## config.mk

```make
export PLATFORM = sky130hd
export DESIGN_NAME = top
export DESIGN_NICKNAME = top
export VERILOG_FILES = /design/flow/design.v
export SDC_FILE = /design/flow/constraint.sdc
export NUM_CORES = 4
export LEC_CHECK = 0
export CAP_MARGIN = 20
export CORE_MARGIN = 2
export CORE_UTILIZATION = 59
export SETUP_SLACK_MARGIN = 1.91
export SLEW_MARGIN = 20
```

## design.v

```verilog
`timescale 1ns / 1ps
module debouncer(
   clk,       
   btn_in,
   btn_out
   );
   input clk;       
   input btn_in;
   output btn_out;
   reg r1, r2, r3;
   always @(posedge clk) begin
       r1 <= btn_in;
       r2 <= r1;
       r3 <= r2;
   end
   assign btn_out = r3;
endmodule
`timescale 1ns / 1ps
module clk5Hz(
    CLK,											 
    RST,											 
    CLKOUT										 
    );
	input CLK;
	input RST;
	output CLKOUT;
	reg CLKOUT;
	parameter cntEndVal = 24'h989680;
	reg [23:0] clkCount;
	always @(posedge CLK) begin
			if(RST == 1'b1) begin
					CLKOUT <= 1'b0;
					clkCount <= 24'h000000;
			end
			else begin
					if(clkCount == cntEndVal) begin
							CLKOUT <= ~CLKOUT;
							clkCount <= 24'h000000;
					end
					else begin
							clkCount <= clkCount + 1'b1;
					end
			end
	end
endmodule
`timescale 1ns / 1ps
module clk66kHZ(
        CLK,											 
    RST,											 
    CLKOUT,										 
    RISE,										 
    FALL										 
    );
	input CLK;
	input RST;
	output CLKOUT;
	output RISE;
	output FALL;
	reg CLKOUT;
	parameter cntEndVal = 10'b1011101110;
	reg [9:0] clkCount;
	assign RISE = ~RST & (clkCount == cntEndVal) & ~CLKOUT;
	assign FALL = ~RST & (clkCount == cntEndVal) & CLKOUT;
	always @(posedge CLK) begin
			if(RST == 1'b1) begin
					CLKOUT <= 1'b0;
					clkCount <= 10'b0000000000;
			end
			else begin
					if(clkCount == cntEndVal) begin
							CLKOUT <= ~CLKOUT;
							clkCount <= 10'b0000000000;
					end
					else begin
							clkCount <= clkCount + 1'b1;
					end
			end
	end
endmodule
`timescale 1ns / 1ps
module spiCtrl(
        CLK,
        EN,
        RST,
        sndRec,
        BUSY,
        DIN,
        RxData,
        SS,
        getByte,
        sndData,
        DOUT
    );
			input CLK;						 
			input EN;						 
			input RST;						 
			input sndRec;					 
			input BUSY;						 
			input [7:0] DIN;				 
			input [7:0] RxData;			 
			output SS;						 
			output getByte;				 
			output [7:0] sndData;		 
			output [39:0] DOUT;			 
			reg SS;
			reg getByte;
			reg [7:0] sndData;
			reg [39:0] DOUT;
			parameter [2:0] Idle = 3'd0,
								 Init = 3'd1,
								 Wait = 3'd2,
								 Check = 3'd3,
								 Done = 3'd4;
			reg [2:0] pState;
			reg [2:0] byteCnt;					 
			parameter byteEndVal = 3'd5;				 
			reg [39:0] tmpSR;		 
	always @(posedge CLK) begin
			if(RST == 1'b1) begin
					SS <= 1'b1;
					getByte <= 1'b0;
					sndData <= 8'h00;
					tmpSR <= 40'h0000000000;
					DOUT <= 40'h0000000000;
					byteCnt <= 3'd0;
					pState <= Idle;
			end
			else if(EN == 1'b1) begin
					case(pState)
								Idle : begin
										SS <= 1'b1;								 
										getByte <= 1'b0;						 
										sndData <= 8'h00;						 
										tmpSR <= 40'h0000000000;			 
										DOUT <= DOUT;							 
										byteCnt <= 3'd0;						 
										if(sndRec == 1'b1) begin
											pState <= Init;
										end
										else begin
											pState <= Idle;
										end
								end
								Init : begin
										SS <= 1'b0;								 
										getByte <= 1'b1;						 
										sndData <= DIN;						 
										tmpSR <= tmpSR;						 
										DOUT <= DOUT;							 
										if(BUSY == 1'b1) begin
												pState <= Wait;
												byteCnt <= byteCnt + 1'b1;	 
										end
										else begin
												pState <= Init;
										end
								end
								Wait : begin
										SS <= 1'b0;								 
										getByte <= 1'b0;						 
										sndData <= sndData;					 
										tmpSR <= tmpSR;						 
										DOUT <= DOUT;							 
										byteCnt <= byteCnt;					 
										if(BUSY == 1'b0) begin
												pState <= Check;
										end
										else begin
												pState <= Wait;
										end
								end
								Check : begin
										SS <= 1'b0;								 
										getByte <= 1'b0;						 
										sndData <= sndData;					 
										tmpSR <= {tmpSR[31:0], RxData};	 
										DOUT <= DOUT;							 
										byteCnt <= byteCnt;					 
										if(byteCnt == 3'd5) begin
												pState <= Done;
										end
										else begin
												pState <= Init;
										end
								end
								Done : begin
										SS <= 1'b1;							 
										getByte <= 1'b0;					 
										sndData <= 8'h00;					 
										tmpSR <= tmpSR;					 
										DOUT[39:0] <= tmpSR[39:0];		 
										byteCnt <= byteCnt;				 
										if(sndRec == 1'b0) begin
												pState <= Idle;
										end
										else begin
												pState <= Done;
										end
								end
								default : pState <= Idle;
						endcase
			end
	end
endmodule
`timescale 1ns / 1ps
module SPImode0(
    CLK,
    SCLKIN,
    RISE,
    FALL,
    RST,
    sndRec,
    DIN,
    MISO,
    MOSI,
    SCLK,
    BUSY,
    DOUT
    );
        input CLK;                         
        input SCLKIN;                      
        input RISE;                        
        input FALL;                        
        input RST;                         
        input sndRec;                     
        input [7:0] DIN;                 
        input MISO;                         
        output MOSI;                     
        output SCLK;                     
        output BUSY;                     
        output [7:0] DOUT;             
        wire MOSI;
        wire SCLK;
        wire [7:0] DOUT;
        reg BUSY;
        parameter [1:0] Idle = 2'd0,
                             Init = 2'd1,
                             RxTx = 2'd2,
                             Done = 2'd3;
        reg [4:0] bitCount;                             
        reg [7:0] rSR;                         
        reg [7:0] wSR;                         
        reg [1:0] pState;                     
        reg CE;                                         
        assign SCLK = (CE == 1'b1) ? SCLKIN : 1'b0;
        assign MOSI = wSR[7];
        assign DOUT = rSR;
        always @(posedge CLK) begin
                if(RST == 1'b1) begin
                        wSR <= 8'h00;
                end
                else if(FALL == 1'b1) begin
                        case(pState)
                                Idle : begin
                                        wSR <= DIN;
                                end
                                Init : begin
                                        wSR <= wSR;
                                end
                                RxTx : begin
                                        if(CE == 1'b1) begin
                                                wSR <= {wSR[6:0], 1'b0};
                                        end
                                end
                                Done : begin
                                        wSR <= wSR;
                                end
                        endcase
                end
        end
        always @(posedge CLK) begin
                if(RST == 1'b1) begin
                        rSR <= 8'h00;
                end
                else if(RISE == 1'b1) begin
                        case(pState)
                                Idle : begin
                                        rSR <= rSR;
                                end
                                Init : begin
                                        rSR <= rSR;
                                end
                                RxTx : begin
                                        if(CE == 1'b1) begin
                                                rSR <= {rSR[6:0], MISO};
                                        end
                                end
                                Done : begin
                                        rSR <= rSR;
                                end
                        endcase
                end
        end
        always @(posedge CLK) begin
                if(RST == 1'b1) begin
                        CE <= 1'b0;                 
                        BUSY <= 1'b0;             
                        bitCount <= 4'h0;         
                        pState <= Idle;         
                end
                else if(FALL == 1'b1) begin
                        case (pState)
                            Idle : begin
                                    CE <= 1'b0;                 
                                    BUSY <= 1'b0;             
                                    bitCount <= 4'd0;         
                                    if(sndRec == 1'b1) begin
                                        pState <= Init;
                                    end
                                    else begin
                                        pState <= Idle;
                                    end
                            end
                            Init : begin
                                    BUSY <= 1'b1;             
                                    bitCount <= 4'h0;         
                                    CE <= 1'b0;                 
                                    pState <= RxTx;         
                            end
                            RxTx : begin
                                    BUSY <= 1'b1;                         
                                    bitCount <= bitCount + 1'b1;     
                                    if(bitCount >= 4'd8) begin
                                            CE <= 1'b0;
                                    end
                                    else begin
                                            CE <= 1'b1;
                                    end
                                    if(bitCount == 4'd8) begin
                                            pState <= Done;
                                    end
                                    else begin
                                            pState <= RxTx;
                                    end
                            end
                            Done : begin
                                    CE <= 1'b0;             
                                    BUSY <= 1'b1;         
                                    bitCount <= 4'd0;     
                                    pState <= Idle;
                            end
                            default : pState <= Idle;
                        endcase
                end
        end
endmodule
`timescale 1ns / 1ps
module PmodJSTK(
        CLK,
			RST,
			sndRec,
			DIN,
			MISO,
			SS,
			SCLK,
			MOSI,
			DOUT
    );
			input CLK;						 
			input RST;						 
			input sndRec;					 
			input [7:0] DIN;				 
			input MISO;						 
			output SS;						 
			output SCLK;					 
			output MOSI;					 
			output [39:0] DOUT;			 
			wire SS;
			wire SCLK;
			wire MOSI;
			wire [39:0] DOUT;
			wire getByte;									 
			wire [7:0] sndData;							 
			wire [7:0] RxData;							 
			wire BUSY;										 
			wire iSCLK_rise;								 
			wire iSCLK_fall;								 
			wire iSCLK;										 
			spiCtrl SPI_Ctrl(
					.CLK(CLK),
					.EN(iSCLK_fall),
					.RST(RST),
					.sndRec(sndRec),
					.BUSY(BUSY),
					.DIN(DIN),
					.RxData(RxData),
					.SS(SS),
					.getByte(getByte),
					.sndData(sndData),
					.DOUT(DOUT)
			);
			SPImode0 SPI_Int(
					.CLK(CLK),
					.SCLKIN(iSCLK),
					.RISE(iSCLK_rise),
					.FALL(iSCLK_fall),
					.RST(RST),
					.sndRec(getByte),
					.DIN(sndData),
					.MISO(MISO),
					.MOSI(MOSI),
					.SCLK(SCLK),
					.BUSY(BUSY),
					.DOUT(RxData)
			);
			clk66kHZ SerialClock(
					.CLK(CLK),
					.RST(RST),
					.CLKOUT(iSCLK),
					.RISE(iSCLK_rise),
					.FALL(iSCLK_fall)
			);
endmodule
`timescale 1ns / 1ps
module VGAdriver(
    input clk,    
    input reset,         
    output video_on,     
    output hsync,        
    output vsync,        
    output p_tick,       
    output [9:0] x,      
    output [9:0] y       
    );
    parameter HD = 640;              
    parameter HF = 48;               
    parameter HB = 16;               
    parameter HR = 96;               
    parameter HMAX = HD+HF+HB+HR-1;  
    parameter VD = 480;              
    parameter VF = 10;               
    parameter VB = 33;               
    parameter VR = 2;                
    parameter VMAX = VD+VF+VB+VR-1;  
	reg  [1:0] r_25MHz;
	wire w_25MHz;
	always @(posedge clk)
		if(reset)
		  r_25MHz <= 0;
		else
		  r_25MHz <= r_25MHz + 1;
	assign w_25MHz = (r_25MHz == 0) ? 1 : 0;  
    reg [9:0] h_count_reg, h_count_next;
    reg [9:0] v_count_reg, v_count_next;
    reg v_sync_reg, h_sync_reg;
    wire v_sync_next, h_sync_next;
    always @(posedge clk)
        if(reset) begin
            v_count_reg <= 0;
            h_count_reg <= 0;
            v_sync_reg  <= 1'b0;
            h_sync_reg  <= 1'b0;
        end
        else begin
            v_count_reg <= v_count_next;
            h_count_reg <= h_count_next;
            v_sync_reg  <= v_sync_next;
            h_sync_reg  <= h_sync_next;
        end
    always @(posedge clk)                            
        if(reset)
            h_count_next <= 0;
        else if(w_25MHz)
            if(h_count_reg == HMAX)                  
                h_count_next <= 0;
            else
                h_count_next <= h_count_reg + 1;         
    always @(posedge clk)
        if(reset)
            v_count_next <= 0;
        else if(w_25MHz)
            if(h_count_reg == HMAX)                  
                if((v_count_reg == VMAX))            
                    v_count_next <= 0;
                else
                    v_count_next <= v_count_reg + 1;
    assign h_sync_next = (h_count_reg >= (HD+HB) && h_count_reg <= (HD+HB+HR-1));
    assign v_sync_next = (v_count_reg >= (VD+VB) && v_count_reg <= (VD+VB+VR-1));
    assign video_on = (h_count_reg < HD) && (v_count_reg < VD);  
    assign hsync  = h_sync_reg;
    assign vsync  = v_sync_reg;
    assign x      = h_count_reg;
    assign y      = v_count_reg;
    assign p_tick = w_25MHz;
endmodule
`timescale 1ns / 1ps
`timescale 1ns / 1ps
module pixelGenerator(
    clk, reset, up, down, video_on, x, y, switch, posdata, score, pause,
    rgb
    );
    input clk;  
    input reset;    
    input up;
    input down;
    input video_on;
    input [9:0] x;
    input [9:0] y;
    input [9:0] posdata;
    input switch;
    input pause;
    output reg score;
    output reg [11:0] rgb;
        parameter X_MAX = 639;
        parameter Y_MAX = 479;
        wire refresh_tick;
        assign refresh_tick = ((y == 481) && (x == 0)) ? 1 : 0;  
        parameter X_WALL_L = 32;    
        parameter X_WALL_R = 39;     
        parameter X_PAD_L = 600;
        parameter X_PAD_R = 603;     
        wire [9:0] y_pad_t, y_pad_b;
        parameter PAD_HEIGHT = 72;   
        reg [9:0] y_pad_reg, y_pad_next;
        parameter PAD_VELOCITY = 3;      
        parameter BALL_SIZE = 8;
        wire [9:0] x_ball_l, x_ball_r;
        wire [9:0] y_ball_t, y_ball_b;
        reg [9:0] y_ball_reg, x_ball_reg;
        wire [9:0] y_ball_next, x_ball_next;
        reg [9:0] x_delta_reg, x_delta_next;
        reg [9:0] y_delta_reg, y_delta_next;
        parameter BALL_VELOCITY_POS = 2;
        parameter BALL_VELOCITY_NEG = -2;
        wire [2:0] rom_addr, rom_col;    
        reg [7:0] rom_data;              
        wire rom_bit;                    
        always @(posedge clk)
            if(reset) begin
                y_pad_reg <= 0;
                x_ball_reg <= 10'd320;           
                y_ball_reg <= 10'd240;
                x_delta_reg <= 10'h002;
                y_delta_reg <= 10'h002;
            end else if(pause) begin
                y_pad_reg <= y_pad_reg;
                x_ball_reg <= x_ball_reg;
                y_ball_reg <= y_ball_reg;
                x_delta_reg <= x_delta_reg;
                y_delta_reg <= y_delta_reg;
            end else begin
                y_pad_reg <= y_pad_next;
                x_ball_reg <= x_ball_next;
                y_ball_reg <= y_ball_next;
                x_delta_reg <= x_delta_next;
                y_delta_reg <= y_delta_next;
            end
        always @*
            case(rom_addr)
                3'b000 :    rom_data = 8'b00111100;  
                3'b001 :    rom_data = 8'b01111110;  
                3'b010 :    rom_data = 8'b11111111;  
                3'b011 :    rom_data = 8'b11111111;  
                3'b100 :    rom_data = 8'b11111111;  
                3'b101 :    rom_data = 8'b11111111;  
                3'b110 :    rom_data = 8'b01111110;  
                3'b111 :    rom_data = 8'b00111100;  
            endcase
        wire wall_on, pad_on, sq_ball_on, ball_on;
        wire [11:0] wall_rgb, pad_rgb, ball_rgb, bg_rgb;
        assign wall_on = ((X_WALL_L <= x) && (x <= X_WALL_R)) ? 1 : 0;
        assign wall_rgb = 12'hAAA;       
        assign pad_rgb = 12'hAAA;        
        assign ball_rgb = 12'hFFF;       
        assign bg_rgb = 12'h111;        
        assign y_pad_t = y_pad_reg;                              
        assign y_pad_b = y_pad_t + PAD_HEIGHT - 1;               
        assign pad_on = (X_PAD_L <= x) && (x <= X_PAD_R) &&      
                        (y_pad_t <= y) && (y <= y_pad_b);
                always @* begin
                    if(switch == 1) begin
                    y_pad_next = y_pad_reg;      
                    if(refresh_tick)
                        if(up & (y_pad_t > PAD_VELOCITY))
                            y_pad_next = y_pad_reg - PAD_VELOCITY;
                        else if(down & (y_pad_b < (Y_MAX - PAD_VELOCITY))) 
                           y_pad_next = y_pad_reg + PAD_VELOCITY;
                    end else begin
                        y_pad_next = y_pad_reg;      
                        if(refresh_tick)
                            if((posdata > 10'd530) & (y_pad_t > PAD_VELOCITY))
                                y_pad_next = y_pad_reg - PAD_VELOCITY; 
                            else if((posdata < 10'd500) & (y_pad_b < (Y_MAX - PAD_VELOCITY)))
                                y_pad_next = y_pad_reg + PAD_VELOCITY;
                    end
                end
                assign x_ball_l = x_ball_reg;
                assign y_ball_t = y_ball_reg;
                assign x_ball_r = x_ball_l + BALL_SIZE - 1;
                assign y_ball_b = y_ball_t + BALL_SIZE - 1;
                assign sq_ball_on = (x_ball_l <= x) && (x <= x_ball_r) &&
                                    (y_ball_t <= y) && (y <= y_ball_b);
                assign rom_addr = y[2:0] - y_ball_t[2:0];    
                assign rom_col = x[2:0] - x_ball_l[2:0];     
                assign rom_bit = rom_data[rom_col];          
                assign ball_on = sq_ball_on & rom_bit;       
                assign x_ball_next = (refresh_tick) ? x_ball_reg + x_delta_reg : x_ball_reg;
                assign y_ball_next = (refresh_tick) ? y_ball_reg + y_delta_reg : y_ball_reg;    
                always @* begin
                    score = 1'b0;
                    x_delta_next = x_delta_reg;
                    y_delta_next = y_delta_reg;
                    if(y_ball_t < 1)                                             
                        y_delta_next = BALL_VELOCITY_POS;                        
                    else if(y_ball_b > Y_MAX)                                    
                        y_delta_next = BALL_VELOCITY_NEG;                        
                    else if(x_ball_l <= X_WALL_R)                                
                        x_delta_next = BALL_VELOCITY_POS;                        
                    else if((X_PAD_L <= x_ball_r) && (x_ball_r <= X_PAD_R) &&
                            (y_pad_t <= y_ball_b) && (y_ball_t <= y_pad_b)) begin     
                        x_delta_next = BALL_VELOCITY_NEG;                        
                        score = 1'b1;
                        end
                end  
                always @*
                    if(~video_on)
                        rgb = 12'h000;       
                    else
                        if(wall_on)
                            rgb = wall_rgb;      
                        else if(pad_on)
                            rgb = pad_rgb;       
                        else if(ball_on)
                            rgb = ball_rgb;      
                        else
                            rgb = bg_rgb;        
            endmodule
`timescale 1ns / 1ps
module scorecounter(
   input clk,
   input reset,
   input d_inc, d_clr,
   output [3:0] dig0, dig1, dig2, dig3
   );
   reg [3:0] r_dig0, r_dig1, r_dig2, r_dig3;
   reg d_inc_q;      
   always @(posedge clk)
       if(reset)
           d_inc_q <= 1'b0;
       else
           d_inc_q <= d_inc;
   always @(posedge clk)
       if(reset) begin
           r_dig3 <= 0;
           r_dig2 <= 0;
           r_dig1 <= 0;
           r_dig0 <= 0;
       end else begin
            if(d_inc & ~d_inc_q) begin
                if (r_dig0 == 9 && r_dig1 == 9) begin
                            r_dig0 <= 0;
                            r_dig1 <= 0;
                            if (r_dig2 == 9 && r_dig3 == 9) begin
                                r_dig2 <= 4'b0;
                                r_dig3 <= 4'b0;
                            end
                            else if (r_dig2 == 9) begin
                                r_dig2 <= 4'b0;
                                r_dig3 <= r_dig3 + 4'b1;
                            end
                            else begin
                                r_dig2 <= r_dig2 + 4'b1;
                            end
                        end
                        else if (r_dig0 == 9) begin
                            r_dig0 <= 4'b0;
                            r_dig1 <= r_dig1 + 4'b1;
                        end
                        else begin
                            r_dig0 <= r_dig0 + 4'b1;
                        end
                    end 
            end
   assign dig0 = r_dig0;
   assign dig1 = r_dig1;
   assign dig2 = r_dig2;
   assign dig3 = r_dig3;
endmodule
`timescale 1ns / 1ps
module sevenSeg(
		CLK,
		RST,
		DIN1,
		DIN2,
		DIN3,
        DIN4,
		AN,
		SEG
   );
			input CLK;						 
			input RST;						 
			input [3:0] DIN1;				 
			input [3:0] DIN2;				 
			input [3:0] DIN3;				 
			input [3:0] DIN4;				 
			output [3:0] AN;				 
			output [6:0] SEG;				 
			reg [3:0] AN;
			reg [6:0] SEG;
			parameter cntEndVal = 16'hC350;
			reg [15:0] clkCount;
			reg DCLK;
			reg [1:0] CNT;
			wire [15:0] bcdData1;
			wire [15:0] bcdData2;
			reg [3:0] muxData;
			always @(*) begin
					if(RST == 1'b1) begin
							muxData = 4'b0000;
					end
					else begin
							case (CNT)
									2'b00 : muxData = DIN1;
									2'b01 : muxData = DIN2;
									2'b10 : muxData = DIN3;
									2'b11 : muxData = DIN4;
							endcase
					end
			end
			always @(posedge CLK) begin
					if(RST == 1'b1) begin
							SEG <= 7'b1000000;
					end
					else if(DCLK == 1'b1) begin
							case (muxData)
									4'h0 : SEG <= 7'b1000000;   
									4'h1 : SEG <= 7'b1111001;   
									4'h2 : SEG <= 7'b0100100;   
									4'h3 : SEG <= 7'b0110000;   
									4'h4 : SEG <= 7'b0011001;   
									4'h5 : SEG <= 7'b0010010;   
									4'h6 : SEG <= 7'b0000010;   
									4'h7 : SEG <= 7'b1111000;   
									4'h8 : SEG <= 7'b0000000;   
									4'h9 : SEG <= 7'b0010000;   
									default : SEG <= 7'b1111111;
							endcase
					end
			end
			always @(posedge CLK) begin
					if(RST == 1'b1) begin
							AN <= 4'b0000;
					end
					else if(DCLK == 1'b1) begin
							case (CNT)
									4'h0 : AN <= 4'b1110;   
									4'h1 : AN <= 4'b1101;   
									4'h2 : AN <= 4'b1011;   
									4'h3 : AN <= 4'b0111;   
									default : AN <= 4'b1111;
							endcase
					end
			end	
			always @(posedge CLK) begin
					if(RST == 1'b1)
							CNT <= 2'b00;
					else if(DCLK == 1'b1)
							CNT <= CNT + 1'b1;
			end
			always @(posedge CLK) begin
							if(RST == 1'b1) begin
									DCLK <= 1'b0;
									clkCount <= 16'h0000;
							end
							else if(clkCount == cntEndVal) begin
									DCLK <= 1'b1;
									clkCount <= 16'h0000;
							end
							else begin
									DCLK <= 1'b0;
									clkCount <= clkCount + 1'b1;
							end
			end
endmodule
`timescale 1ns / 1ps
module top(
        clk, reset, up, down, hsync, vsync, rgb, pmod_switch, pause_switch,
         MISO, SW, SS, MOSI, SCLK, LED, an, seg
    );
     input clk;
     input reset;
     input up;
     input down;
     input pmod_switch;
     input pause_switch;
     output hsync;
     output vsync;
     output [11:0] rgb;
     input MISO;					 
     input [2:0] SW;             
     output SS;                     
     output MOSI;                 
     output SCLK;                 
     output [2:0] LED;			 
     output [3:0] an;			 
     output [6:0] seg;             
     wire w_reset, w_up, w_down, w_vid_on, w_p_tick;
     wire [9:0] w_x, w_y;
     reg [11:0] rgb_reg;
     wire [11:0] rgb_next;
     wire SS;						 
     wire MOSI;                     
     wire SCLK;                     
     reg [2:0] LED;                 
     wire [3:0] an;                 
     wire [6:0] seg;             
     wire [7:0] sndData;
     wire sndRec;
     wire [39:0] jstkData;
     wire [9:0] posData;
     wire score;
     wire [3:0] dig0, dig1, dig2, dig3;
     reg d_inc, d_clr;
     PmodJSTK PmodJSTK_Int(
             .CLK(clk),
             .RST(reset),
             .sndRec(sndRec),
             .DIN(sndData),
             .MISO(MISO),
             .SS(SS),
             .SCLK(SCLK),
             .MOSI(MOSI),
             .DOUT(jstkData)
                 );
      clk5Hz genSndRec(
             .CLK(clk),
             .RST(reset),
             .CLKOUT(sndRec)
     );
      assign posData = {jstkData[25:24], jstkData[39:32]};
      assign sndData = {8'b100000, {SW[1], SW[2]}};
      always @(*) begin
              if(reset == 1'b1) begin
                      LED = 3'b000;
              end
              else begin
                      LED = {jstkData[1], {jstkData[2], jstkData[0]}};
              end
      end
     VGAdriver vga(.clk(clk), .reset(w_reset), .video_on(w_vid_on), .hsync(hsync), .vsync(vsync), .p_tick(w_p_tick), .x(w_x), .y(w_y));
     pixelGenerator pg(.clk(clk), .reset(w_reset), .up(w_up), .down(w_down),.video_on(w_vid_on), .x(w_x), .y(w_y), .switch(pmod_switch), .posdata(posData), .score(score), .pause(pause_switch), .rgb(rgb_next));
     debouncer btReset(.clk(clk), .btn_in(reset), .btn_out(w_reset));
     debouncer btnU(.clk(clk), .btn_in(up), .btn_out(w_up));
     debouncer btnD(.clk(clk), .btn_in(down), .btn_out(w_down));
     scorecounter gs(.clk(clk), .reset(reset), .d_inc(d_inc), .d_clr(d_clr), .dig0(dig0), .dig1(dig1), .dig2(dig2), .dig3(dig3));
     sevenSeg display(
                              .CLK(clk),
                              .RST(reset),
                              .DIN1(dig0),
                              .DIN2(dig1),
                              .DIN3(dig2),
                              .DIN4(dig3),
                              .AN(an),
                              .SEG(seg)
                      );
      always @(*) begin
            d_clr = 1'b0; 
            d_inc = 1'b0;
            if(score)
                d_inc = 1'b1;
      end                
     always @(posedge clk)
         if(w_p_tick)
             rgb_reg <= rgb_next;
     assign rgb = rgb_reg;
endmodule
```

## run.sh

```bash
#!/bin/bash
# the make line also repeats each setting of config.mk as NAME=value (left out here)
make -C /OpenROAD-flow-scripts/flow DESIGN_CONFIG=/design/flow/config.mk WORK_HOME=/design/flow/orfs CLKGATE_MAP_FILE= finish
```

## constraint.sdc

```tcl
create_clock -name core_clock -period 7.06 [get_ports {clk}]
set_input_delay 1.4120 -clock core_clock [delete_from_list [all_inputs] [get_ports {clk}]]
set_output_delay 1.4120 -clock core_clock [all_outputs]
set_load 0.01 [all_outputs]
```

==> impl_metrics.xml, run 1 <==
<?xml version="1.0" encoding="UTF-8"?>
<metrics>
  <group name="global_routing">
    <metric name="globalRouteOverflowTotal" unit="">0</metric>
    <metric name="grtUsageTotal" unit="">0.238</metric>
    <metric name="antenna_found_initial" unit="">0</metric>
    <metric name="global_route_wire_length_before_repair" unit="µm">49700</metric>
    <metric name="largest_net_degree_at_the_start_of_global_routing" unit="">85</metric>
    <metric name="vias_in_the_first_global_route" unit="">10100</metric>
  </group>
  <group name="placed_design">
    <metric name="gp_congestion" unit="">0.912</metric>
    <metric name="pre_cts_ws" unit="ns">2.34</metric>
    <metric name="numPortBuffers" unit="">39</metric>
    <metric name="placed_wire_length_estimate_after_detailed_placement" unit="µm">20700</metric>
  </group>
  <group name="routing">
    <metric name="diodes" unit="">0</metric>
    <metric name="route.detailed.drc" unit="">0</metric>
    <metric name="vias_per_cell" unit="">5.75</metric>
    <metric name="drt-initial-drc-count" unit="">632</metric>
    <metric name="detailroute.via_count" unit="">11200</metric>
    <metric name="drt_first_pass_iters" unit="">5</metric>
    <metric name="wire_per_inst" unit="µm">15.5</metric>
    <metric name="total_wire_length_after_detailed_routing" unit="µm">30200</metric>
    <metric name="antenna_violating_nets_post_route" unit="">0</metric>
  </group>
  <group name="setup_path">
    <metric name="crit-reg2reg-launch" unit="">pg.y_pad_reg[3]</metric>
    <metric name="arrival_time_of_data_at_the_critical_path_endpoint" unit="ns">4.90</metric>
    <metric name="critical_path_buf_inv_count" unit="">1</metric>
    <metric name="cp_dominant_cell_by_count" unit="">sky130_fd_sc_hd__a21oi_1</metric>
    <metric name="maximum_fanout_along_the_worst_path" unit="">17</metric>
    <metric name="endpoint" unit="">gs.r_dig2[3]</metric>
    <metric name="critPathCaptureType" unit="">flip-flop</metric>
    <metric name="crit_required" unit="ns">7.54</metric>
    <metric name="ff2ff_setup_slack" unit="ns">2.64</metric>
    <metric name="critical_path_depth" unit="">12</metric>
    <metric name="setup.worst_path.start_class" unit="">flip-flop</metric>
    <metric name="crit_type" unit="">flip-flop to flip-flop</metric>
    <metric name="setup.worst_path.start" unit="">pg.y_pad_reg[3]</metric>
    <metric name="worst_path_max_delay_cell" unit="">sky130_fd_sc_hd__dfxtp_1</metric>
    <metric name="crit_chain" unit="">and3_1 &gt; a21oi_1 &gt; xnor2_1 &gt; inv_1 &gt; ha_1 &gt; and4_1 &gt; a221oi_1 &gt; o221ai_2 &gt; a2111oi_4 &gt; o2111ai_2 &gt; or4_1 &gt; a21oi_1</metric>
    <metric name="critical_path.top_delay_family" unit="">AND-OR/OR-AND gates</metric>
    <metric name="critical_path.reg2reg.endpoint" unit="">gs.r_dig2[3]</metric>
    <metric name="worstRegToRegCells" unit="">12</metric>
    <metric name="cp_slowest_stage_delay" unit="ns">0.67</metric>
  </group>
  <group name="power_and_ir_drop">
    <metric name="power.combinational.fraction" unit="">0.023</metric>
    <metric name="clock_power_share" unit="">0.495</metric>
    <metric name="seq_power_share" unit="">0.482</metric>
    <metric name="internal_power" unit="mW">2.44</metric>
    <metric name="p_sw" unit="µW">673</metric>
    <metric name="max-vdd-ir-drop" unit="mV">0.241</metric>
    <metric name="power_leader" unit="">clock</metric>
    <metric name="pwr_density_cell" unit="nW/µm²">202</metric>
    <metric name="powerComb" unit="µW">71.1</metric>
    <metric name="clock_power" unit="mW">1.54</metric>
    <metric name="p_sw_frac" unit="">0.216</metric>
    <metric name="pg_seq" unit="mW">1.50</metric>
    <metric name="cellLeakagePower" unit="nW">5.93</metric>
    <metric name="total_power" unit="mW">3.12</metric>
  </group>
  <group name="yosys">
    <metric name="synthSimpleGateAreaFrac" unit="">0.210</metric>
    <metric name="ys_top_cells_by_count" unit="">sky130_fd_sc_hd__dfxtp_1, sky130_fd_sc_hd__nor2_1, sky130_fd_sc_hd__ha_1</metric>
    <metric name="synth-warning-count" unit="">10</metric>
    <metric name="ys_chip_area" unit="µm²">14000</metric>
    <metric name="syn-cell-area" unit="µm²">14000</metric>
    <metric name="synth.ff_latch_count" unit="">262</metric>
    <metric name="post_synth_inst_count" unit="">1613</metric>
    <metric name="yosys.area.top_type_share" unit="">0.370</metric>
    <metric name="post_synth_main_area_contributors" unit="">sky130_fd_sc_hd__dfxtp_1, sky130_fd_sc_hd__ha_1, sky130_fd_sc_hd__nor2_1</metric>
    <metric name="ys_cells" unit="">1613</metric>
    <metric name="postSynthSeqShare" unit="">0.377</metric>
    <metric name="async_flop_share" unit="">0</metric>
    <metric name="netlist.top_cell.by_instances" unit="">sky130_fd_sc_hd__dfxtp_1</metric>
    <metric name="synth_nets" unit="">1744</metric>
    <metric name="biggest_combinational_cell_group_after_synthesis" unit="">simple AND/OR/NAND/NOR gates</metric>
    <metric name="yosys-mux-area-fraction" unit="">0.0255</metric>
    <metric name="enable_flop_cells" unit="">3</metric>
    <metric name="adder_share_synth" unit="">0.110</metric>
    <metric name="ys_dominant_reg_cell" unit="">sky130_fd_sc_hd__dfxtp_1</metric>
    <metric name="synth-xor-area-share" unit="">0.0696</metric>
    <metric name="yosysTopAreaCell" unit="">sky130_fd_sc_hd__dfxtp_1</metric>
    <metric name="synth.avg_cell_area" unit="µm²">8.68</metric>
    <metric name="synth_cell_types" unit="">91</metric>
    <metric name="synth-compound-area-share" unit="">0.157</metric>
  </group>
  <group name="hold_path">
    <metric name="worst_hold_startpoint" unit="">btReset.r2</metric>
    <metric name="holdPathEnd" unit="">btReset.r3</metric>
    <metric name="min-delay-path-class" unit="">flip-flop to flip-flop</metric>
    <metric name="hold_path_depth" unit="">0</metric>
  </group>
  <group name="cells_and_area">
    <metric name="design.final.nets" unit="">1736</metric>
    <metric name="fillCellCount" unit="">2037</metric>
    <metric name="flow.area_growth_from_synthesis" unit="%">10.3</metric>
  </group>
  <group name="floorplanning">
    <metric name="fp.coreArea" unit="µm²">23400</metric>
    <metric name="design.portCount" unit="">41</metric>
    <metric name="fp_util" unit="">0.598</metric>
    <metric name="design.die.area" unit="µm²">25000</metric>
    <metric name="die_width" unit="µm">158</metric>
    <metric name="fp.dieH" unit="µm">158</metric>
    <metric name="number_of_standard_cell_rows_in_the_floorplan" unit="">56</metric>
  </group>
  <group name="clock_tree">
    <metric name="count_of_clock_tree_sinks" unit="">262</metric>
    <metric name="clock_tree_from_tritoncts" unit="">built</metric>
    <metric name="cts-root-buf" unit="">sky130_fd_sc_hd__clkbuf_16</metric>
    <metric name="clk_lat_worst_skew" unit="ns">0.58</metric>
    <metric name="clk_pin_slew_worst_paths" unit="ns">0.06</metric>
    <metric name="post_cts_hold_buffer_count" unit="">0</metric>
    <metric name="htree_num_levels" unit="">1</metric>
    <metric name="postCtsSetupBuffers" unit="">0</metric>
    <metric name="postCtsResizedCells" unit="">0</metric>
    <metric name="total_clock_buffers_created_by_cts" unit="">28</metric>
    <metric name="ctsLongestPathBuffers" unit="">3</metric>
  </group>
  <group name="timing">
    <metric name="worst_slack" unit="ns">2.64</metric>
    <metric name="slew_violations" unit="">0</metric>
    <metric name="finalSetupViolCount" unit="">0</metric>
    <metric name="timing_worst_slew_pin_value" unit="ns">1.06</metric>
    <metric name="finalCriticalPeriod" unit="ns">4.42</metric>
    <metric name="worst_hold_margin" unit="ns">0.326</metric>
    <metric name="finalCritPeriodShare" unit="">0.626</metric>
    <metric name="setup_total_negative_slack" unit="ns">0</metric>
    <metric name="grt_setup_unrepaired" unit="">no</metric>
    <metric name="fin_worst_skew" unit="ns">0.0345</metric>
    <metric name="achievable-frequency" unit="MHz">226</metric>
    <metric name="timing.slew.headroom" unit="">0.285</metric>
    <metric name="finalHoldViolCount" unit="">0</metric>
  </group>
  <group name="job">
    <metric name="max_cap_viol_count" unit="">0</metric>
    <metric name="warnings" unit="">55</metric>
  </group>
  <group name="outcome">
    <metric name="status" unit="">finished clean</metric>
  </group>
</metrics>
per-layer routing:
metal  global-route usage  wire length [µm]  up-vias
met5                    0                 0        -
met4               0.0725               869        0
met3               0.0298              1280       64
met2                0.380             13500      229
met1                0.338             14600     5199
li1                     -                 -     5704
layout make-up:
cell class,count,area [µm²],share of cell area
clock buffers,38,818,0.0530
clock inverters,14,184,0.0119
inverters,81,304,0.0197
multi-input cells,1187,8030,0.520
flip-flops and latches,262,5280,0.342
well taps,319,399,0.0258
repair buffers,45,433,0.0280
through the flow:
step | area, µm² | instances | utilization
final | 15400 | 1946 | 0.660
after detailed placement | 14400 | 1894 | 0.617
after global placement | 14400 | 1894 | 0.617
after CTS | 15400 | 1946 | 0.660
after global routing | 15400 | 1946 | 0.660
after floorplan | 14000 | 1613 | -
==> run 2: changes to the inputs <==
Settings changed: CELL_PAD_IN_SITES_GLOBAL_PLACEMENT set to 3, CORE_ASPECT_RATIO set to 1.03, CORE_UTILIZATION 59 to 42, CTS_CLUSTER_SIZE set to 92, GPL_ROUTABILITY_DRIVEN set to 1, HOLD_SLACK_MARGIN set to 0.12, MAX_ROUTING_LAYER set to met4, MIN_ROUTING_LAYER set to met1, SETUP_SLACK_MARGIN 1.91 to unset, TNS_END_PERCENT set to 30.
Clock period 7.06 ns to 6.97 ns, I/O delays scaled along.
==> run 2 against run 1 <==
Compared with the run above:
- power up 0.78%
- clock skew about the same
- utilization down 18 points
- final cell count up 5.0%
- first-iteration DRC count down 13%
- worst setup slack worse by 0.15 ns
- critical endpoint unchanged
- worst hold slack about the same
- non-clock buffer count up 2
- register-to-register slack worse by 0.15 ns
- global-route usage down 4.0 points
- highest routed layer unchanged
- via count down 1.5%
==> impl_metrics.xml, run 2 <==
<?xml version="1.0" encoding="UTF-8"?>
<metrics>
  <group name="routing">
    <metric name="route.met3.wl" unit="µm">817</metric>
    <metric name="antenna_violating_nets_post_route" unit="">0</metric>
    <metric name="route.detailed.drc" unit="">0</metric>
    <metric name="total_wire_length_after_detailed_routing" unit="µm">33200</metric>
    <metric name="drt-initial-drc-count" unit="">547</metric>
    <metric name="diodes" unit="">0</metric>
    <metric name="drt_first_pass_iters" unit="">4</metric>
    <metric name="detailroute.via_count" unit="">11000</metric>
    <metric name="detail_route.wirelength.met1" unit="µm">15800</metric>
    <metric name="wire_per_inst" unit="µm">16.2</metric>
    <metric name="highest_layer" unit="">met4</metric>
    <metric name="met2_wirelength" unit="µm">15700</metric>
    <metric name="vias_per_cell" unit="">5.40</metric>
  </group>
  <group name="timing">
    <metric name="fin_worst_skew" unit="ns">0.0343</metric>
    <metric name="worst_hold_margin" unit="ns">0.326</metric>
    <metric name="timing_worst_slew_pin_value" unit="ns">0.905</metric>
    <metric name="slew_violations" unit="">0</metric>
    <metric name="timing.slew.headroom" unit="">0.396</metric>
    <metric name="finalHoldViolCount" unit="">0</metric>
    <metric name="achievable-frequency" unit="MHz">223</metric>
    <metric name="grt_setup_unrepaired" unit="">no</metric>
    <metric name="finalCriticalPeriod" unit="ns">4.48</metric>
    <metric name="finalSetupViolCount" unit="">0</metric>
    <metric name="finalCritPeriodShare" unit="">0.643</metric>
    <metric name="setup_total_negative_slack" unit="ns">0</metric>
  </group>
  <group name="yosys">
    <metric name="synth-compound-area-share" unit="">0.157</metric>
    <metric name="yosysTopAreaCell" unit="">sky130_fd_sc_hd__dfxtp_1</metric>
    <metric name="adder_share_synth" unit="">0.110</metric>
    <metric name="post_synth_main_area_contributors" unit="">sky130_fd_sc_hd__dfxtp_1, sky130_fd_sc_hd__ha_1, sky130_fd_sc_hd__nor2_1</metric>
    <metric name="yosys-mux-area-fraction" unit="">0.0255</metric>
    <metric name="ys_top_cells_by_count" unit="">sky130_fd_sc_hd__dfxtp_1, sky130_fd_sc_hd__nor2_1, sky130_fd_sc_hd__ha_1</metric>
    <metric name="biggest_combinational_cell_group_after_synthesis" unit="">simple AND/OR/NAND/NOR gates</metric>
    <metric name="yosys.area.top_type_share" unit="">0.370</metric>
    <metric name="netlist.top_cell.by_instances" unit="">sky130_fd_sc_hd__dfxtp_1</metric>
    <metric name="enable_flop_cells" unit="">3</metric>
    <metric name="synthSimpleGateAreaFrac" unit="">0.210</metric>
    <metric name="ys_chip_area" unit="µm²">14000</metric>
    <metric name="syn-cell-area" unit="µm²">14000</metric>
    <metric name="synth_nets" unit="">1744</metric>
    <metric name="synth.ff_latch_count" unit="">262</metric>
    <metric name="post_synth_inst_count" unit="">1613</metric>
    <metric name="ys_cells" unit="">1613</metric>
    <metric name="async_flop_share" unit="">0</metric>
    <metric name="ys_dominant_reg_cell" unit="">sky130_fd_sc_hd__dfxtp_1</metric>
    <metric name="synth-warning-count" unit="">10</metric>
    <metric name="postSynthSeqShare" unit="">0.377</metric>
    <metric name="synth_cell_types" unit="">91</metric>
    <metric name="synth.avg_cell_area" unit="µm²">8.68</metric>
    <metric name="synth-xor-area-share" unit="">0.0696</metric>
  </group>
  <group name="floorplanning">
    <metric name="fp_util" unit="">0.428</metric>
    <metric name="fp.coreArea" unit="µm²">32700</metric>
    <metric name="die_width" unit="µm">184</metric>
    <metric name="number_of_standard_cell_rows_in_the_floorplan" unit="">67</metric>
    <metric name="fp.dieH" unit="µm">189</metric>
    <metric name="design.die.area" unit="µm²">34800</metric>
    <metric name="design.portCount" unit="">41</metric>
  </group>
  <group name="setup_path">
    <metric name="critical_path.top_delay_family" unit="">AND-OR/OR-AND gates</metric>
    <metric name="crit_type" unit="">flip-flop to flip-flop</metric>
    <metric name="critPathCaptureType" unit="">flip-flop</metric>
    <metric name="arrival_time_of_data_at_the_critical_path_endpoint" unit="ns">4.97</metric>
    <metric name="critical_path.reg2reg.endpoint" unit="">gs.r_dig2[3]</metric>
    <metric name="critical_path_depth" unit="">12</metric>
    <metric name="cp_slowest_stage_delay" unit="ns">0.73</metric>
    <metric name="worst_path_max_delay_cell" unit="">sky130_fd_sc_hd__dfxtp_1</metric>
    <metric name="setup.worst_path.start_class" unit="">flip-flop</metric>
    <metric name="crit_required" unit="ns">7.46</metric>
    <metric name="maximum_fanout_along_the_worst_path" unit="">17</metric>
    <metric name="ff2ff_setup_slack" unit="ns">2.49</metric>
    <metric name="crit_chain" unit="">and3_1 &gt; a21oi_1 &gt; xnor2_1 &gt; inv_1 &gt; ha_1 &gt; and4_1 &gt; a221oi_1 &gt; o221ai_2 &gt; a2111oi_4 &gt; o2111ai_2 &gt; or4_1 &gt; a21oi_1</metric>
    <metric name="endpoint" unit="">gs.r_dig2[3]</metric>
    <metric name="setup.worst_path.start" unit="">pg.y_pad_reg[3]</metric>
    <metric name="worstRegToRegCells" unit="">12</metric>
    <metric name="cp_dominant_cell_by_count" unit="">sky130_fd_sc_hd__a21oi_1</metric>
    <metric name="critical_path_buf_inv_count" unit="">1</metric>
    <metric name="crit-reg2reg-launch" unit="">pg.y_pad_reg[3]</metric>
  </group>
  <group name="power_and_ir_drop">
    <metric name="power.combinational.fraction" unit="">0.023</metric>
    <metric name="clock_power" unit="mW">1.55</metric>
    <metric name="p_sw" unit="µW">705</metric>
    <metric name="clock_power_share" unit="">0.492</metric>
    <metric name="pg_seq" unit="mW">1.52</metric>
    <metric name="pwr_density_cell" unit="nW/µm²">202</metric>
    <metric name="cellLeakagePower" unit="nW">5.93</metric>
    <metric name="powerComb" unit="µW">73.5</metric>
    <metric name="seq_power_share" unit="">0.484</metric>
    <metric name="max-vdd-ir-drop" unit="mV">0.192</metric>
    <metric name="p_sw_frac" unit="">0.224</metric>
    <metric name="internal_power" unit="mW">2.44</metric>
    <metric name="total_power" unit="mW">3.14</metric>
    <metric name="power_leader" unit="">clock</metric>
  </group>
  <group name="clock_tree">
    <metric name="clock_tree_from_tritoncts" unit="">built</metric>
    <metric name="count_of_clock_tree_sinks" unit="">262</metric>
    <metric name="postCtsSetupBuffers" unit="">0</metric>
    <metric name="total_clock_buffers_created_by_cts" unit="">30</metric>
    <metric name="htree_num_levels" unit="">1</metric>
    <metric name="cts-root-buf" unit="">sky130_fd_sc_hd__clkbuf_16</metric>
    <metric name="post_cts_hold_buffer_count" unit="">0</metric>
    <metric name="ctsLongestPathBuffers" unit="">3</metric>
    <metric name="clk_pin_slew_worst_paths" unit="ns">0.06</metric>
    <metric name="postCtsResizedCells" unit="">0</metric>
    <metric name="clk_lat_worst_skew" unit="ns">0.59</metric>
  </group>
  <group name="hold_path">
    <metric name="worst_hold_startpoint" unit="">btReset.r2</metric>
    <metric name="min-delay-path-class" unit="">flip-flop to flip-flop</metric>
    <metric name="hold_path_depth" unit="">0</metric>
    <metric name="holdPathEnd" unit="">btReset.r3</metric>
  </group>
  <group name="global_routing">
    <metric name="vias_in_the_first_global_route" unit="">10700</metric>
    <metric name="largest_net_degree_at_the_start_of_global_routing" unit="">80</metric>
    <metric name="global_route_wire_length_before_repair" unit="µm">55500</metric>
    <metric name="globalRouteOverflowTotal" unit="">0</metric>
    <metric name="grtUsageTotal" unit="">0.198</metric>
    <metric name="antenna_found_initial" unit="">0</metric>
  </group>
  <group name="placed_design">
    <metric name="numPortBuffers" unit="">39</metric>
    <metric name="placed_wire_length_estimate_after_detailed_placement" unit="µm">22700</metric>
    <metric name="gp_congestion" unit="">0.810</metric>
  </group>
  <group name="cells_and_area">
    <metric name="flow.area_growth_from_synthesis" unit="%">11.1</metric>
    <metric name="design.final.nets" unit="">1740</metric>
  </group>
  <group name="outcome">
    <metric name="status" unit="">finished clean</metric>
  </group>
  <group name="job">
    <metric name="max_cap_viol_count" unit="">0</metric>
    <metric name="warnings" unit="">55</metric>
  </group>
</metrics>
-- run 2: per-layer routing --
layer	vias up	global-route usage
met5	-	-
met1	5152	0.254
li1	5710	-
met2	117	0.333
met4	0	0.0514
met3	49	0.0227
-- run 2: cell type report --
| cell class | instances | area [µm²] |
|---|---|---|
| clock buffer | 37 | 807 |
| sequential | 262 | 5280 |
| timing repair buffer | 47 | 448 |
| multi-input combinational | 1187 | 8040 |
| fill | 3259 | 17100 |
| clock inverter | 15 | 168 |
| inverter | 81 | 304 |
| tap | 414 | 518 |
-- run 2: through the flow --
stage | cell area, µm² | utilization | setup WS [ns] | instances
2_1_floorplan | 14000 | - | 3.27 | 1613
3_3_place_gp | 14600 | 0.446 | 2.54 | 1991
3_5_place_dp | 14600 | 0.446 | 2.41 | 1991
4_1_cts | 15500 | 0.476 | 2.41 | 2043
5_1_grt | 15600 | 0.476 | 2.14 | 2043
6_report | 15600 | 0.476 | 2.49 | 2043
==> run 3: changes to the inputs <==
Settings changed: ABC_AREA set to 1, CELL_PAD_IN_SITES_GLOBAL_PLACEMENT 3 to unset, CORE_ASPECT_RATIO 1.03 to unset, CORE_UTILIZATION 42 to 72, CTS_CLUSTER_DIAMETER set to 390, CTS_CLUSTER_SIZE 92 to 16, GPL_ROUTABILITY_DRIVEN 1 to unset, HOLD_SLACK_MARGIN 0.12 to unset, MAX_ROUTING_LAYER met4 to unset, MIN_ROUTING_LAYER met1 to unset, SETUP_SLACK_MARGIN set to 0.46, TNS_END_PERCENT 30 to unset.
Clock period 6.97 ns to 3.11 ns, I/O delays scaled along.
==> run 3 against run 2 <==
Compared with the run above:
- still clean on timing, DRC and antenna
- clock skew down 0.012 ns
- non-clock buffer count up 64
- die size down 40%
- power up 89%
- fmax up 50%
- utilization up 36 points
- clock power up about 50%
- worst hold slack better by 0.0036 ns
- register-to-register slack worse by 2.4 ns
- final cell count up 10%
- global-route usage up 12 points
==> impl_metrics.xml, run 3 <==
<?xml version="1.0" encoding="UTF-8"?>
<metrics>
  <group name="outcome">
    <metric name="status" unit="">finished clean</metric>
  </group>
  <group name="yosys">
    <metric name="synth-compound-area-share" unit="">0.150</metric>
    <metric name="enable_flop_cells" unit="">3</metric>
    <metric name="ys_chip_area" unit="µm²">14100</metric>
    <metric name="ys_top_cells_by_count" unit="">sky130_fd_sc_hd__nand2_1, sky130_fd_sc_hd__dfxtp_1, sky130_fd_sc_hd__inv_1</metric>
    <metric name="yosysTopAreaCell" unit="">sky130_fd_sc_hd__dfxtp_1</metric>
    <metric name="synthSimpleGateAreaFrac" unit="">0.252</metric>
    <metric name="postSynthSeqShare" unit="">0.373</metric>
    <metric name="async_flop_share" unit="">0</metric>
    <metric name="synth_cell_types" unit="">58</metric>
    <metric name="synth.avg_cell_area" unit="µm²">7.37</metric>
    <metric name="synth-xor-area-share" unit="">0.0279</metric>
    <metric name="netlist.top_cell.by_instances" unit="">sky130_fd_sc_hd__nand2_1</metric>
    <metric name="synth-warning-count" unit="">10</metric>
    <metric name="syn-cell-area" unit="µm²">14100</metric>
    <metric name="ys_dominant_reg_cell" unit="">sky130_fd_sc_hd__dfxtp_1</metric>
    <metric name="biggest_combinational_cell_group_after_synthesis" unit="">simple AND/OR/NAND/NOR gates</metric>
    <metric name="synth_nets" unit="">2047</metric>
    <metric name="yosys-mux-area-fraction" unit="">0.000797</metric>
    <metric name="post_synth_main_area_contributors" unit="">sky130_fd_sc_hd__dfxtp_1, sky130_fd_sc_hd__ha_1, sky130_fd_sc_hd__nand2_1</metric>
    <metric name="post_synth_inst_count" unit="">1916</metric>
    <metric name="ys_cells" unit="">1916</metric>
    <metric name="adder_share_synth" unit="">0.109</metric>
    <metric name="yosys.area.top_type_share" unit="">0.367</metric>
    <metric name="synth.ff_latch_count" unit="">262</metric>
  </group>
  <group name="placed_design">
    <metric name="gp_congestion" unit="">0.945</metric>
    <metric name="placement.cell_area" unit="µm²">14900</metric>
    <metric name="numPortBuffers" unit="">39</metric>
    <metric name="post-place-cells" unit="">2196</metric>
    <metric name="pre_cts_ws" unit="ns">0.0952</metric>
    <metric name="placed_wire_length_estimate_after_detailed_placement" unit="µm">23400</metric>
  </group>
  <group name="hold_path">
    <metric name="hold_path_depth" unit="">0</metric>
    <metric name="worst_hold_startpoint" unit="">btnU.r1</metric>
    <metric name="min-delay-path-class" unit="">flip-flop to flip-flop</metric>
    <metric name="holdPathEnd" unit="">btnU.r2</metric>
  </group>
  <group name="floorplanning">
    <metric name="fp_util" unit="">0.730</metric>
    <metric name="number_of_standard_cell_rows_in_the_floorplan" unit="">51</metric>
    <metric name="design.die.area" unit="µm²">20800</metric>
    <metric name="fp.coreArea" unit="µm²">19300</metric>
    <metric name="fp.dieH" unit="µm">144</metric>
    <metric name="design.portCount" unit="">41</metric>
    <metric name="die_width" unit="µm">144</metric>
  </group>
  <group name="timing">
    <metric name="finalHoldViolCount" unit="">0</metric>
    <metric name="setup_total_negative_slack" unit="ns">0</metric>
    <metric name="worst_slack" unit="ns">0.126</metric>
    <metric name="slew_violations" unit="">0</metric>
    <metric name="achievable-frequency" unit="MHz">335</metric>
    <metric name="worst_hold_margin" unit="ns">0.330</metric>
    <metric name="timing.slew.headroom" unit="">0.574</metric>
    <metric name="fin_worst_skew" unit="ns">0.0224</metric>
    <metric name="timing_worst_slew_pin_value" unit="ns">0.634</metric>
    <metric name="grt_setup_unrepaired" unit="">yes</metric>
    <metric name="finalCriticalPeriod" unit="ns">2.98</metric>
    <metric name="finalSetupViolCount" unit="">0</metric>
    <metric name="finalCritPeriodShare" unit="">0.959</metric>
  </group>
  <group name="power_and_ir_drop">
    <metric name="max-vdd-ir-drop" unit="mV">0.408</metric>
    <metric name="total_power" unit="mW">5.92</metric>
    <metric name="p_sw" unit="mW">1.31</metric>
    <metric name="pg_seq" unit="mW">3.40</metric>
    <metric name="internal_power" unit="mW">4.61</metric>
    <metric name="cellLeakagePower" unit="nW">6.48</metric>
    <metric name="pwr_density_cell" unit="nW/µm²">368</metric>
    <metric name="powerComb" unit="µW">189</metric>
    <metric name="clock_power_share" unit="">0.394</metric>
    <metric name="clock_power" unit="mW">2.33</metric>
    <metric name="power_leader" unit="">sequential cells</metric>
    <metric name="seq_power_share" unit="">0.574</metric>
    <metric name="p_sw_frac" unit="">0.221</metric>
    <metric name="power.combinational.fraction" unit="">0.032</metric>
  </group>
  <group name="setup_path">
    <metric name="critical_path.top_delay_family" unit="">simple AND/OR/NAND/NOR gates</metric>
    <metric name="crit-reg2reg-launch" unit="">pg.y_ball_reg[2]</metric>
    <metric name="setup.worst_path.start_class" unit="">flip-flop</metric>
    <metric name="crit_chain" unit="">inv_2 &gt; ha_4 &gt; nor3_4 &gt; nand2_2 &gt; o21ai_1 &gt; o21ai_1 &gt; ha_1 &gt; nand3_1 &gt; nand2_1 &gt; a21oi_2 &gt; nand3_2 &gt; a21oi_4 &gt; nand4_4 &gt; nor2_4 &gt; buf_4 &gt; nand2_2 &gt; nand2_2 &gt; nor2_1</metric>
    <metric name="maximum_fanout_along_the_worst_path" unit="">5</metric>
    <metric name="crit_required" unit="ns">3.51</metric>
    <metric name="critical_path.reg2reg.endpoint" unit="">gs.r_dig2[1]</metric>
    <metric name="worst_path_max_delay_cell" unit="">sky130_fd_sc_hd__dfxtp_2</metric>
    <metric name="ff2ff_setup_slack" unit="ns">0.13</metric>
    <metric name="cp_slowest_stage_delay" unit="ns">0.35</metric>
    <metric name="crit_type" unit="">flip-flop to flip-flop</metric>
    <metric name="endpoint" unit="">gs.r_dig2[1]</metric>
    <metric name="worstRegToRegCells" unit="">18</metric>
    <metric name="setup.worst_path.start" unit="">pg.y_ball_reg[2]</metric>
    <metric name="critical_path_depth" unit="">18</metric>
    <metric name="critPathCaptureType" unit="">flip-flop</metric>
    <metric name="cp_dominant_cell_by_count" unit="">sky130_fd_sc_hd__nand2_2</metric>
    <metric name="critical_path_buf_inv_count" unit="">2</metric>
    <metric name="arrival_time_of_data_at_the_critical_path_endpoint" unit="ns">3.38</metric>
  </group>
  <group name="routing">
    <metric name="detailroute.via_count" unit="">13100</metric>
    <metric name="wire_per_inst" unit="µm">15.1</metric>
    <metric name="total_wire_length_after_detailed_routing" unit="µm">34100</metric>
    <metric name="drt_first_pass_iters" unit="">6</metric>
    <metric name="diodes" unit="">0</metric>
    <metric name="route.detailed.drc" unit="">0</metric>
    <metric name="drt-initial-drc-count" unit="">1043</metric>
    <metric name="antenna_violating_nets_post_route" unit="">0</metric>
    <metric name="vias_per_cell" unit="">5.81</metric>
  </group>
  <group name="global_routing">
    <metric name="grtUsageTotal" unit="">0.316</metric>
    <metric name="vias_in_the_first_global_route" unit="">11900</metric>
    <metric name="largest_net_degree_at_the_start_of_global_routing" unit="">55</metric>
    <metric name="global_route_wire_length_before_repair" unit="µm">54300</metric>
    <metric name="globalRouteOverflowTotal" unit="">0</metric>
    <metric name="antenna_found_initial" unit="">0</metric>
  </group>
  <group name="cells_and_area">
    <metric name="fillCellCount" unit="">1279</metric>
    <metric name="post_route_core_utilization" unit="">0.832</metric>
    <metric name="design.final.nets" unit="">2121</metric>
    <metric name="final-instance-count-excl-fill" unit="">2257</metric>
    <metric name="flow.area_growth_from_synthesis" unit="%">13.9</metric>
    <metric name="final_area" unit="µm²">16100</metric>
  </group>
  <group name="clock_tree">
    <metric name="clock_tree_from_tritoncts" unit="">built</metric>
    <metric name="count_of_clock_tree_sinks" unit="">262</metric>
    <metric name="ctsLongestPathBuffers" unit="">3</metric>
    <metric name="htree_num_levels" unit="">1</metric>
    <metric name="total_clock_buffers_created_by_cts" unit="">20</metric>
    <metric name="cts-root-buf" unit="">sky130_fd_sc_hd__clkbuf_16</metric>
    <metric name="post_cts_hold_buffer_count" unit="">0</metric>
    <metric name="clk_lat_worst_skew" unit="ns">0.52</metric>
    <metric name="clk_pin_slew_worst_paths" unit="ns">0.08</metric>
  </group>
  <group name="job">
    <metric name="warnings" unit="">58</metric>
    <metric name="max_cap_viol_count" unit="">0</metric>
  </group>
</metrics>
==> run 3: what timing repair did <==
item                                    in CTS  in global routing
endpoints found under the setup margin      21                 53
pin swaps                                   21                 26
setup buffers                               13                 23
gates resized                               37                 64
gates cloned                                 0                  1
==> run 3: final cells by class <==
cell class	instances	area (µm²)	share of cell area
multi-input combinational	1343	8000	0.497
sequential	262	5300	0.329
timing repair buffer	111	966	0.0600
inverter	252	956	0.0594
clock buffer	22	508	0.0316
tap	265	332	0.0206
clock inverter	2	27.5	0.00171
==> run 3: routing by layer <==
| layer | track usage | share of wire | up-vias |
|---|---|---|---|
| met5 | 0 | 0 | - |
| met4 | 0.127 | 0.036 | 0 |
| met3 | 0.0397 | 0.065 | 120 |
| met2 | 0.547 | 0.48 | 493 |
| met1 | 0.402 | 0.42 | 6021 |
| li1 | - | - | 6484 |
==> run 4: changes to the inputs <==
Settings changed: ABC_AREA 1 to unset, CAP_MARGIN 20 to 15, CORE_ASPECT_RATIO set to 0.92, CORE_UTILIZATION 72 to 45, CTS_CLUSTER_DIAMETER 390 to unset, CTS_CLUSTER_SIZE 16 to unset, GPL_TIMING_DRIVEN set to 0, MAX_ROUTING_LAYER set to met4, PLACE_DENSITY set to 0.78, SETUP_SLACK_MARGIN 0.46 to 0.22, TNS_END_PERCENT set to 100.
Clock period 3.11 ns to 3.1 ns, I/O delays scaled along.
==> run 4 against run 3 <==
Compared with the run above:
- the layout now fails its checks (setup timing)
- clock power increased by 48%
- critical path depth shrank 3
- utilization is 28 points lower
- critical endpoint is now gs.r_dig1[0]
==> impl_metrics.xml, run 4 <==
<?xml version="1.0" encoding="UTF-8"?>
<metrics>
  <group name="floorplanning">
    <metric name="fp.coreArea" unit="µm²">30500</metric>
    <metric name="design.die.area" unit="µm²">32500</metric>
    <metric name="number_of_standard_cell_rows_in_the_floorplan" unit="">61</metric>
    <metric name="design.portCount" unit="">41</metric>
    <metric name="fp.dieH" unit="µm">173</metric>
    <metric name="fp_util" unit="">0.460</metric>
    <metric name="die_width" unit="µm">188</metric>
  </group>
  <group name="power_and_ir_drop">
    <metric name="p_sw" unit="mW">1.62</metric>
    <metric name="total_power" unit="mW">7.05</metric>
    <metric name="pg_seq" unit="mW">3.42</metric>
    <metric name="powerComb" unit="µW">198</metric>
    <metric name="seq_power_share" unit="">0.484</metric>
    <metric name="cellLeakagePower" unit="nW">6.49</metric>
    <metric name="power_leader" unit="">clock</metric>
    <metric name="power.combinational.fraction" unit="">0.028</metric>
    <metric name="clock_power" unit="mW">3.44</metric>
    <metric name="pwr_density_cell" unit="nW/µm²">420</metric>
    <metric name="p_sw_frac" unit="">0.229</metric>
    <metric name="clock_power_share" unit="">0.488</metric>
    <metric name="internal_power" unit="mW">5.44</metric>
    <metric name="max-vdd-ir-drop" unit="mV">0.401</metric>
  </group>
  <group name="yosys">
    <metric name="ys_dominant_reg_cell" unit="">sky130_fd_sc_hd__dfxtp_1</metric>
    <metric name="enable_flop_cells" unit="">3</metric>
    <metric name="yosysTopAreaCell" unit="">sky130_fd_sc_hd__dfxtp_1</metric>
    <metric name="synthSimpleGateAreaFrac" unit="">0.210</metric>
    <metric name="yosys.area.top_type_share" unit="">0.370</metric>
    <metric name="adder_share_synth" unit="">0.110</metric>
    <metric name="synth_cell_types" unit="">91</metric>
    <metric name="async_flop_share" unit="">0</metric>
    <metric name="netlist.top_cell.by_instances" unit="">sky130_fd_sc_hd__dfxtp_1</metric>
    <metric name="ys_top_cells_by_count" unit="">sky130_fd_sc_hd__dfxtp_1, sky130_fd_sc_hd__nor2_1, sky130_fd_sc_hd__ha_1</metric>
    <metric name="synth-compound-area-share" unit="">0.157</metric>
    <metric name="synth.ff_latch_count" unit="">262</metric>
    <metric name="ys_cells" unit="">1613</metric>
    <metric name="synth-warning-count" unit="">10</metric>
    <metric name="synth-xor-area-share" unit="">0.0696</metric>
    <metric name="ys_chip_area" unit="µm²">14000</metric>
    <metric name="syn-cell-area" unit="µm²">14000</metric>
    <metric name="post_synth_inst_count" unit="">1613</metric>
    <metric name="yosys-mux-area-fraction" unit="">0.0255</metric>
    <metric name="synth_nets" unit="">1744</metric>
    <metric name="synth.avg_cell_area" unit="µm²">8.68</metric>
    <metric name="postSynthSeqShare" unit="">0.377</metric>
    <metric name="post_synth_main_area_contributors" unit="">sky130_fd_sc_hd__dfxtp_1, sky130_fd_sc_hd__ha_1, sky130_fd_sc_hd__nor2_1</metric>
    <metric name="biggest_combinational_cell_group_after_synthesis" unit="">simple AND/OR/NAND/NOR gates</metric>
  </group>
  <group name="setup_path">
    <metric name="critical_path.reg2reg.endpoint" unit="">gs.r_dig1[0]</metric>
    <metric name="arrival_time_of_data_at_the_critical_path_endpoint" unit="ns">4.11</metric>
    <metric name="crit_chain" unit="">buf_8 &gt; or3_4 &gt; a21oi_4 &gt; nor2_4 &gt; xnor2_2 &gt; ha_1 &gt; nand2b_1 &gt; mux2_4 &gt; nand3b_4 &gt; a2111oi_4 &gt; buf_6 &gt; o2111ai_4 &gt; buf_6 &gt; or3_4 &gt; a21oi_2</metric>
    <metric name="crit_required" unit="ns">3.58</metric>
    <metric name="setup.worst_path.start" unit="">pg.y_pad_reg[1]</metric>
    <metric name="maximum_fanout_along_the_worst_path" unit="">6</metric>
    <metric name="setup.worst_path.start_class" unit="">flip-flop</metric>
    <metric name="endpoint" unit="">gs.r_dig1[0]</metric>
    <metric name="cp_slowest_stage_delay" unit="ns">0.43</metric>
    <metric name="crit-reg2reg-launch" unit="">pg.y_pad_reg[1]</metric>
    <metric name="ff2ff_setup_slack" unit="ns">-0.53</metric>
    <metric name="critPathCaptureType" unit="">flip-flop</metric>
    <metric name="worstRegToRegCells" unit="">15</metric>
    <metric name="critical_path.top_delay_family" unit="">simple AND/OR/NAND/NOR gates</metric>
    <metric name="critical_path_depth" unit="">15</metric>
    <metric name="critical_path_buf_inv_count" unit="">3</metric>
    <metric name="worst_path_max_delay_cell" unit="">sky130_fd_sc_hd__or3_4</metric>
    <metric name="crit_type" unit="">flip-flop to flip-flop</metric>
  </group>
  <group name="timing">
    <metric name="finalCritPeriodShare" unit="">1.17</metric>
    <metric name="finalHoldViolCount" unit="">0</metric>
    <metric name="slew_violations" unit="">0</metric>
    <metric name="timing.slew.headroom" unit="">0.288</metric>
    <metric name="fin_worst_skew" unit="ns">0.0325</metric>
    <metric name="timing_worst_slew_pin_value" unit="ns">1.06</metric>
    <metric name="finalCriticalPeriod" unit="ns">3.63</metric>
    <metric name="worst_slack" unit="ns">-0.530</metric>
    <metric name="achievable-frequency" unit="MHz">276</metric>
    <metric name="finalSetupViolCount" unit="">20</metric>
    <metric name="grt_setup_unrepaired" unit="">yes</metric>
    <metric name="worst_hold_margin" unit="ns">0.328</metric>
  </group>
  <group name="placed_design">
    <metric name="placement.cell_area" unit="µm²">15000</metric>
    <metric name="placed_wire_length_estimate_after_detailed_placement" unit="µm">24600</metric>
    <metric name="gp_congestion" unit="">0.935</metric>
    <metric name="post-place-cells" unit="">2061</metric>
    <metric name="numPortBuffers" unit="">39</metric>
  </group>
  <group name="routing">
    <metric name="diodes" unit="">0</metric>
    <metric name="detailroute.via_count" unit="">12200</metric>
    <metric name="drt-initial-drc-count" unit="">1091</metric>
    <metric name="route.detailed.drc" unit="">0</metric>
    <metric name="drt_first_pass_iters" unit="">6</metric>
    <metric name="wire_per_inst" unit="µm">16.3</metric>
    <metric name="vias_per_cell" unit="">5.66</metric>
    <metric name="total_wire_length_after_detailed_routing" unit="µm">35300</metric>
    <metric name="antenna_violating_nets_post_route" unit="">0</metric>
  </group>
  <group name="global_routing">
    <metric name="globalRouteOverflowTotal" unit="">0</metric>
    <metric name="grtUsageTotal" unit="">0.215</metric>
    <metric name="antenna_found_initial" unit="">1</metric>
    <metric name="global_route_wire_length_before_repair" unit="µm">56800</metric>
    <metric name="vias_in_the_first_global_route" unit="">11600</metric>
    <metric name="largest_net_degree_at_the_start_of_global_routing" unit="">17</metric>
  </group>
  <group name="outcome">
    <metric name="failed_checks" unit="">setup timing</metric>
    <metric name="status" unit="">finished with violations</metric>
  </group>
  <group name="clock_tree">
    <metric name="total_clock_buffers_created_by_cts" unit="">28</metric>
    <metric name="post_cts_hold_buffer_count" unit="">0</metric>
    <metric name="cts-root-buf" unit="">sky130_fd_sc_hd__clkbuf_16</metric>
    <metric name="htree_num_levels" unit="">1</metric>
    <metric name="ctsLongestPathBuffers" unit="">3</metric>
    <metric name="clk_lat_worst_skew" unit="ns">0.58</metric>
    <metric name="count_of_clock_tree_sinks" unit="">262</metric>
    <metric name="clock_tree_from_tritoncts" unit="">built</metric>
    <metric name="clk_pin_slew_worst_paths" unit="ns">0.07</metric>
  </group>
  <group name="hold_path">
    <metric name="min-delay-path-class" unit="">flip-flop to flip-flop</metric>
    <metric name="holdPathEnd" unit="">btReset.r3</metric>
    <metric name="worst_hold_startpoint" unit="">btReset.r2</metric>
    <metric name="hold_path_depth" unit="">0</metric>
  </group>
  <group name="cells_and_area">
    <metric name="final_area" unit="µm²">16800</metric>
    <metric name="fillCellCount" unit="">2639</metric>
    <metric name="flow.area_growth_from_synthesis" unit="%">20.1</metric>
    <metric name="design.final.nets" unit="">1864</metric>
    <metric name="final-instance-count-excl-fill" unit="">2164</metric>
    <metric name="post_route_core_utilization" unit="">0.552</metric>
  </group>
  <group name="job">
    <metric name="max_cap_viol_count" unit="">0</metric>
    <metric name="warnings" unit="">56</metric>
  </group>
</metrics>
-- run 4: per-stage QoR --
step / worst slack [ns] / TNS [ns]
after floorplan: -0.245 / -2.71
after global placement: -0.780 / -20.52
after detailed placement: -0.836 / -25.55
after CTS: -0.457 / -6.22
after global routing: -0.623 / -9.72
final: -0.530 / -7.78
-- run 4: routing by layer --
| layer | routed length [µm] | GRT usage | share of wire |
|---|---|---|---|
| met5 | 0 | - | 0 |
| met4 | 1010 | 0.0692 | 0.028 |
| met3 | 2160 | 0.0359 | 0.061 |
| met2 | 16500 | 0.343 | 0.47 |
| met1 | 15700 | 0.277 | 0.44 |
-- run 4: final cells by class --
cell class              instances  area, µm²  area share
inverters                      81        312      0.0185
multi-input cells            1187       8410       0.500
clock buffers                  36        781      0.0465
flip-flops and latches        262       5330       0.317
repair buffers                 90        796      0.0474
clock inverters                16        176      0.0105
well taps                     409        512      0.0305
plain buffers                  83        495      0.0295
-- run 4: repair_timing --
item                                    in CTS  in global routing
endpoints found under the setup margin      44                 41
gates cloned                                 1                  0
resized                                     74                 64
buffers inserted                            37                 13
pin swaps                                   34                 36
No activity file was given, so power comes from the tool's default toggle rates.
